== job 101 ==
// fp32mult
module fp32mult (
    input  wire [31:0] x1,
    input  wire [31:0] x2,
    input  wire        en,
    input  wire        rst,
    input  wire        clk,
    output wire [31:0] y,
    output wire        ready
);
Size: ~23,000 um^2 of cells after synthesis.
Settings: LEC_CHECK=0, CAP_MARGIN=20, CORE_MARGIN=2, CORE_UTILIZATION=72, CTS_CLUSTER_SIZE=77, HOLD_SLACK_MARGIN=-0.04, MAX_ROUTING_LAYER=met4, PLACE_DENSITY_LB_ADDON=0.08, SETUP_SLACK_MARGIN=2.07, SLEW_MARGIN=20; clock period 7.0 ns.
run.sh (not shown) runs the stock make flow with config.mk's settings and CLKGATE_MAP_FILE=.
Finished, but not clean: job 101, with setup timing.
What job 102 does differently from job 101 at the input level:
- HOLD_SLACK_MARGIN no longer set, was -0.04
- MAX_ROUTING_LAYER no longer set, was met4
- CTS_CLUSTER_SIZE no longer set, was 77
- SETUP_SLACK_MARGIN no longer set, was 2.07
- the clock period (ns, I/O delays scaled along) now 7.14, was 7.0
- Job 102 -> stages 100% | layout checks FAIL | setup timing
- [compare] base=job 101 new=job 102: count of cell instances traversed by the critical path shows an increase of 14%, antenna diode instance count shows a reduction of 2, post-synthesis sequential area ratio shows no meaningful change, layout overhead on the synthesized area shows a reduction of 3.1 points.
- Diff job 102..job 101 | number of buffers between clock root and the deepest sink | unchanged
- Comparing job 101 and job 102, the lower sequential share of layout area was measured on job 101.
- Of job 101 and job 102, the run reporting the higher utilization of the core after routing was job 101.
Relative to job 102, the following input files were edited for job 103:
- an added SETUP_SLACK_MARGIN of 2.07
- an added MAX_ROUTING_LAYER of met4
- an added CTS_CLUSTER_SIZE of 77
- an added TNS_END_PERCENT of 5
- a change of the clock period (ns, I/O delays scaled along) from 7.14 to 6.98
- The flow completed for job 103, but it is not clean: the layout still shows setup timing.
- [compare] base=job 102 new=job 103: final area stayed essentially flat, non-clock buffer count saw a decrease, number of global-route vias before repair up 0.40%, share of the core filled by cells before placement held, tally of filler cells in the layout climbed 6.
- Sequential share of cell area: job 102 vs job 103 — no meaningful difference
- Global-route usage sits higher in job 103 than in job 102.
- Going from job 102 to job 103, area added between synthesis and finish essentially unchanged, fraction of the cycle the final worst path needs higher, sequential standard cell area now sits lower, accumulated negative setup slack has decreased.
diff inputs: job 103 => job 104
- SETUP_SLACK_MARGIN now 0.87, was 2.07
- CTS_CLUSTER_SIZE no longer set, was 77
- MAX_ROUTING_LAYER no longer set, was met4
- PLACE_DENSITY now 0.36, previously not set
- PLACE_DENSITY_LB_ADDON no longer set, was 0.08
- the clock period (ns, I/O delays scaled along) now 5.56, was 6.98
--- outcome ---
The number of DRC violations after detailed-routing iteration 0 of job 104 is lower than that of job 103. NOTE: total negative slack in job 104 falls short of that of job 103. To summarise job 104: no stage aborted, but the layout did not pass its checks, failing on setup timing. Going from job 103 to job 104, worst setup slack went down, synthesized cell count level, area growth from synthesis to layout increased by 2.1 points relative to the old numbers, die outline height roughly the same. Looking at timing startpoint of the critical path, the reg_x1.q[15] result is from job 103; the reg_x1.q[12] one comes from job 104. met1 demand-to-capacity share in global routing, job 103 and job 104, lower one = job 103. Diff job 103 -> job 104 | wire length of the first global-routing pass | increase of 2.0%. Comparing job 103 and job 104, final area is higher on job 104.
The following lists how job 105 was set up differently from job 104:
- SETUP_SLACK_MARGIN: 0.87 -> unset
- TNS_END_PERCENT: 5 -> unset
- CORE_UTILIZATION: 72 -> 65
- PLACE_DENSITY: 0.36 -> unset
- the clock period (ns, I/O delays scaled along): 5.56 -> 6.78
Notes after the runs:
Final checks on job 105, whose flow otherwise completed, came back failing, citing setup timing. [job 105] pre-CTS worst setup slack rose 1220 ps relative to job 104. Comparing job 105 against job 104, there is no change at all in adder and majority gate portion of the synthesized area. Re synthesized cell count: no difference whatsoever between job 104 and job 105. Multi-input logic cell count: job 105 vs job 104 identical. Delta (job 105 minus job 104): area of all placed cells without fillers picked up an extra 2.5%, core utilization lost 7.5 points, worst setup slack picked up an extra 1140 ps. Between job 105 and job 104, the hold slack does not differ in any meaningful way. When job 105 is measured against job 104, its non-filler instance count after layout turns out 1.9% higher.

========
The RTL this note starts from:
==> flow/design.v <==
module fullreg #(  parameter N = 16 )(
    input [N-1:0] d,
    output reg [N-1:0] q,
    input clk,
    input en,
    input clr,  
    input rst   
    );
always @(posedge clk,posedge rst) begin
    if(rst)
        q<=0;
    else    
    if(en==1)begin
        if(clr)
            q<=0;
        else
            q<=d;
    end
end
endmodule
module exp_adder_bias (
    input  wire [7:0] exp1,    
    input  wire [7:0] exp2,    
    output wire [7:0] exp_out  
);
    wire [8:0] sum;            
    wire [8:0] sum_minus_bias;
    assign sum = exp1 + exp2;
    assign sum_minus_bias = sum - 9'd127;
    assign exp_out = sum_minus_bias[7:0];
endmodule
module exp_normalizer (
    input  wire        msb_mult,    
    input  wire [7:0]  exp_in,      
    output wire [7:0]  exp_out      
);
    assign exp_out = msb_mult ? (exp_in + 8'd1) : exp_in;
endmodule
module mantissa_normalizer (
    input  wire [47:0] mult_out,    
    output wire [23:0] mant_out     
);
    assign mant_out = mult_out[47] ? 
                      mult_out[47:24] : 
                      mult_out[46:23];
endmodule
module mult24 (
    input  wire [23:0] a,    
    input  wire [23:0] b,    
    output wire [47:0] p     
);
    assign p = $unsigned(a) * $unsigned(b);
endmodule
module fp32mult (
    input  wire [31:0] x1,
    input  wire [31:0] x2,
    input  wire        en,
    input  wire        rst,
    input  wire        clk,
    output wire [31:0] y,
    output wire        ready
);
    wire [31:0] x1_reg;
    wire [31:0] x2_reg;
    fullreg #(32) reg_x1 (.clk(clk), .rst(rst), .clr(1'b0), .en(en), .d(x1), .q(x1_reg));
    fullreg #(32) reg_x2 (.clk(clk), .rst(rst), .clr(1'b0), .en(en), .d(x2), .q(x2_reg));
    wire sign1 = x1_reg[31];
    wire sign2 = x2_reg[31];
    wire [7:0] exp1 = x1_reg[30:23];
    wire [7:0] exp2 = x2_reg[30:23];
    wire [23:0] mant1 = {1'b1, x1_reg[22:0]};  
    wire [23:0] mant2 = {1'b1, x2_reg[22:0]};
    wire sign_result = sign1 ^ sign2;
    wire [7:0] exp_sum;
      wire en_d1;
    wire en_d2;
    exp_adder_bias exp_add_inst (
        .exp1(exp1),
        .exp2(exp2),
        .exp_out(exp_sum)
    );
    wire [47:0] mant_product;
    mult24 mult_inst (
        .a(mant1),
        .b(mant2),
        .p(mant_product)
    );
    wire [7:0] exp_norm;
    exp_normalizer exp_norm_inst (
        .msb_mult(mant_product[47]),
        .exp_in(exp_sum),
        .exp_out(exp_norm)
    );
    wire [23:0] mant_norm;
    mantissa_normalizer mant_norm_inst (
        .mult_out(mant_product),
        .mant_out(mant_norm)
    );
    wire [31:0] result_comb;
    assign result_comb = {sign_result, exp_norm, mant_norm[22:0]};
    fullreg #(32) reg_out (
        .clk(clk),
        .rst(rst),
        .clr(1'b0),
        .en(en_d1),
        .d(result_comb),
        .q(y)
    );
    fullreg #(1) reg_en_stage1 (
        .clk(clk),
        .rst(rst),
        .clr(1'b0),
        .en(1'b1),
        .d(en),
        .q(en_d1)
    );
    fullreg #(1) reg_en_stage2 (
        .clk(clk),
        .rst(rst),
        .clr(1'b0),
        .en(1'b1),
        .d(en_d1),
        .q(en_d2)
    );
    assign ready = en_d2;
endmodule
export LEC_CHECK = 0
export CAP_MARGIN = 20
export CORE_MARGIN = 2
export CORE_UTILIZATION = 65
export PLACE_DENSITY = 0.36
export SETUP_SLACK_MARGIN = 0.87
export SLEW_MARGIN = 20
create_clock -name core_clock -period 7.8 [get_ports {clk}]
The baseline produced a clean layout.
Rerun with:
- ABC_AREA: not set -> 1
- CORE_UTILIZATION: 65 -> 64
- CTS_CLUSTER_SIZE: not set -> 99
- PLACE_DENSITY: 0.36 -> not set
- SETUP_SLACK_MARGIN: 0.87 -> not set
- clock period: 7.8 -> 6.72 ns (I/O delays scaled with it)
Die size went up by roughly a tenth.
Clock-buffer cell count is unchanged.
Setup slack got worse by 0.54 ns.
Core utilization went down by 2.7 points.
First-iteration DRC count came out higher by a quarter to a third.
Final area increases by a few percent.
Rerun with:
- ABC_AREA: 1 -> not set
- CORE_UTILIZATION: 64 -> 65
- CTS_CLUSTER_SIZE: 99 -> not set
- clock period: 6.72 -> 6.81 ns (I/O delays scaled with it)
The new run finished with setup timing left.
Cell count decreases by 17%.
Hold slack gains 0.031 ns.
Die size drops by 8.3%.
Global-route usage came out higher by 2.0 points.
Routed wire length went down by 4.8%.
Fmax goes down by 7.6%.
Design area came out lower by 0.87%.
Clock skew went down by 0.021 ns.
Core utilization came out higher by 6.0 points.
Rerun with:
- CORE_ASPECT_RATIO: not set -> 0.92
- CORE_UTILIZATION: 65 -> 72
- CTS_CLUSTER_SIZE: not set -> 82
- PLACE_DENSITY_LB_ADDON: not set -> 0.08
- SETUP_SLACK_MARGIN: not set -> 1.96
Outcome: The changed run reached the layout checks and failed them: setup timing. Hold slack got worse by 0.0043 ns. Count of clock-buffer cells in the layout is unchanged. Critical path depth goes up by 1. Via count goes up by 14%. Final cell count goes down by 0.62%. Routed wire length goes up by 28%. Final area goes up by 1.7%. Die size goes down by 9.5%.
Rerun with:
- CORE_ASPECT_RATIO: 0.92 -> not set
- CORE_UTILIZATION: 72 -> 40
- CTS_CLUSTER_SIZE: 82 -> not set
- PLACE_DENSITY_LB_ADDON: 0.08 -> not set
- SETUP_SLACK_MARGIN: 1.96 -> not set
- clock period: 6.81 -> 10.0 ns (I/O delays scaled with it)
=> With this change the flow finished with timing, DRC and antenna clean; die area is higher by 78%; count of clock-buffer cells in the layout is lower by 1; area after synthesis does not change; register-to-register slack is better by 2.2 ns; worst setup slack is better by 2.2 ns; wire length is lower by 24%; non-clock buffer count is lower by 285.
